==> inputs of v7 <==
==> flow/design.v (excerpt) <==
module apb_uart #(
    parameter SYSTEM_FREQUENCY = 50_000_000,
    parameter SAMPLING_RATE = 16
)(
    input pclk,  
    input preset_n,  
    input psel,
    input penable,
    input pwrite,
    input[11:0] paddr,
    input[3:0] pstrb,
    input[31:0] pwdata,
    output pready,
    output pslverr,
    output[31:0] prdata,
    output irq,
    output logic baud_o,
    output logic tick_rx, 
    input cts_n,
    input rx,
    output tx,
    output rts_n
);
    localparam logic [11:0] ADDR_TDR = 12'h000;
    localparam logic [11:0] ADDR_RDR = 12'h004;
    localparam logic [11:0] ADDR_LCR = 12'h008;
    localparam logic [11:0] ADDR_OCR = 12'h00C;
    localparam logic [11:0] ADDR_LSR = 12'h010;
    localparam logic [11:0] ADDR_FCR = 12'h014;
    localparam logic [11:0] ADDR_IER = 12'h018;
    localparam logic [11:0] ADDR_IIR = 12'h01C;
    localparam logic [11:0] ADDR_HCR = 12'h020;
    logic [31:0] tdr;
    logic [31:0] rdr;
    logic [31:0] lcr;
    logic [31:0] ocr;
    logic [31:0] lsr;
    logic [31:0] fcr;
    logic [31:0] ier;
    logic [31:0] iir;
    logic [31:0] hcr;
    logic [31:0] pwdata_d;
    logic psel_d;
    logic penable_d;
    logic pwrite_d;
    logic [11:0] paddr_d;
    logic [3:0] pstrb_d;
    always_ff @(posedge pclk or negedge preset_n) begin
        if(~preset_n) begin
             pwdata_d<= 0;
             psel_d <= 0;
             penable_d <= 0;
             pwrite_d <= 0;
             paddr_d <= 0;
             pstrb_d <= 0;
        end else begin
            pwdata_d <= pwdata;
            psel_d <= psel;
            penable_d <= penable;
            pwrite_d <= pwrite;
            paddr_d <= paddr;
            pstrb_d <= pstrb;
        end
    end
    apb_slave apb_slave_inst
        (
            .clk      (pclk),
            .preset_n (preset_n),
            .psel     (psel_d),
            .penable  (penable_d),
            .pwrite   (pwrite_d),
            .paddr    (paddr_d),
            .pstrb    (pstrb_d),
            .pwdata   (pwdata_d),
            .pready   (pready),
            .pslverr  (pslverr),
            .prdata   (prdata),
            .tdr      (tdr),
            .rdr      (rdr),
            .lcr      (lcr),
  ...
==> flow/config.mk <==
export PLATFORM = sky130hd
export DESIGN_NAME = apb_uart
export DESIGN_NICKNAME = apb_uart
export VERILOG_FILES = /design/flow/design.v
export SDC_FILE = /design/flow/constraint.sdc
export NUM_CORES = 4
export LEC_CHECK = 0
export CAP_MARGIN = 20
export CELL_PAD_IN_SITES_DETAIL_PLACEMENT = 2
export CELL_PAD_IN_SITES_GLOBAL_PLACEMENT = 3
export CORE_MARGIN = 5
export CORE_UTILIZATION = 58
export CTS_CLUSTER_SIZE = 60
export MIN_ROUTING_LAYER = met2
export SLEW_MARGIN = 20
==> flow/constraint.sdc <==
create_clock -name core_clock -period 20.0 [get_ports {pclk}]
set_input_delay 4.0000 -clock core_clock [delete_from_list [all_inputs] [get_ports {pclk}]]
set_output_delay 4.0000 -clock core_clock [all_outputs]
set_load 0.01 [all_outputs]
run.sh (not shown) runs the stock make flow with config.mk's settings and CLKGATE_MAP_FILE=.
==> v18: changes against v7 <==
CELL_PAD_IN_SITES_DETAIL_PLACEMENT = unset   (was 2)
CELL_PAD_IN_SITES_GLOBAL_PLACEMENT = unset   (was 3)
CORE_MARGIN = 7   (was 5)
CORE_UTILIZATION = 40   (was 58)
CTS_CLUSTER_SIZE = unset   (was 60)
MIN_ROUTING_LAYER = unset   (was met2)
SETUP_SLACK_MARGIN = 3.31   (was unset)
==> v31: changes against v7 <==
CELL_PAD_IN_SITES_DETAIL_PLACEMENT = unset   (was 2)
CELL_PAD_IN_SITES_GLOBAL_PLACEMENT = unset   (was 3)
CORE_MARGIN = 2   (was 5)
==> notes <==
Against v31, the final cell count of v18 is higher by 8.1%.
Between v31 and v18, the lower non-clock buffer count is in v31 (gap 4).
Of v18 and v31, v18 has the higher clock skew (gap 6.1 ps).
Flip-flop count is the same in v18 and v31.
Of v31 and v18, v31 has the higher clock power (gap about 5%, measured against v18).
v7 failed in global placement without I/O with GPL-0301. v31 finished with timing, DRC and antenna clean. v18 ran to the end with no violations.
==> figures <==
| item | v7 | v18 | v31 |
|---|---|---|---|
| Result of the run | stopped before the end | complete, no violations | complete, no violations |
| Failing step | global placement without I/O | - | - |
| Crit share post-route | - | 30.61% | 30.52% |
| Worst hold path stage count | - | 1 | 2 |
| Buffer depth of the longest clock path | - | 3 | 3 |
| Slew Limit Fails | - | 0 | 0 |
| Top power group | - | sequential cells | sequential cells |
| Part of the total power dissipated in sequential elements | - | 51.4% | 50.2% |
| Number of setup buffers added after CTS | - | 0 | 0 |
| RSZ-0062 raised after global routing | - | no | no |
| Cell-internal power | - | 2.612 mW | 2.696 mW |
| Largest vdd supply drop | - | 75.51 uV | 70.00 uV |
| Start point of the critical path | - | baud_gen_inst.tick_tx | apb_slave_inst.apb_controller_inst.current_state[3] |

* * *

==> 07-22: inputs <==
Starting RTL as in the previous note.
Settings: LEC_CHECK=0, ABC_AREA=1, CAP_MARGIN=20, CORE_ASPECT_RATIO=0.72, CORE_MARGIN=2, CORE_UTILIZATION=72, CTS_CLUSTER_DIAMETER=374, CTS_CLUSTER_SIZE=10, PLACE_DENSITY_LB_ADDON=0.0, SETUP_SLACK_MARGIN=1.0, SLEW_MARGIN=20; clock period 3.37 ns.
==> 01-11 (differences from 07-22) <==
==> flow/config.mk (replaced) <==
export PLATFORM = sky130hd
export DESIGN_NAME = apb_uart
export DESIGN_NICKNAME = apb_uart
export VERILOG_FILES = /design/flow/design.v
export SDC_FILE = /design/flow/constraint.sdc
export NUM_CORES = 4
export LEC_CHECK = 0
export CAP_MARGIN = 20
export CORE_MARGIN = 2
export CORE_UTILIZATION = 40
export SLEW_MARGIN = 20
==> flow/constraint.sdc (replaced) <==
create_clock -name core_clock -period 20.0 [get_ports {pclk}]
set_input_delay 4.0000 -clock core_clock [delete_from_list [all_inputs] [get_ports {pclk}]]
set_output_delay 4.0000 -clock core_clock [all_outputs]
set_load 0.01 [all_outputs]
==> notes <==
Of 01-11 and 07-22, 07-22 has the higher count of clock-buffer cells in the layout (gap 22).
Final cell count: 01-11 is lower than 07-22 (about 9%).
Between 01-11 and 07-22, the lower global-route usage is in 01-11 (gap 17 points).
Of 07-22 and 01-11, 01-11 has the higher register-to-register slack (gap 15 ns).
In clock power, 07-22 is at 5.7 times the value of 01-11.
Sequential power: 01-11 is lower than 07-22 (about 80%).
Power is estimated from default activity; no workload was simulated.
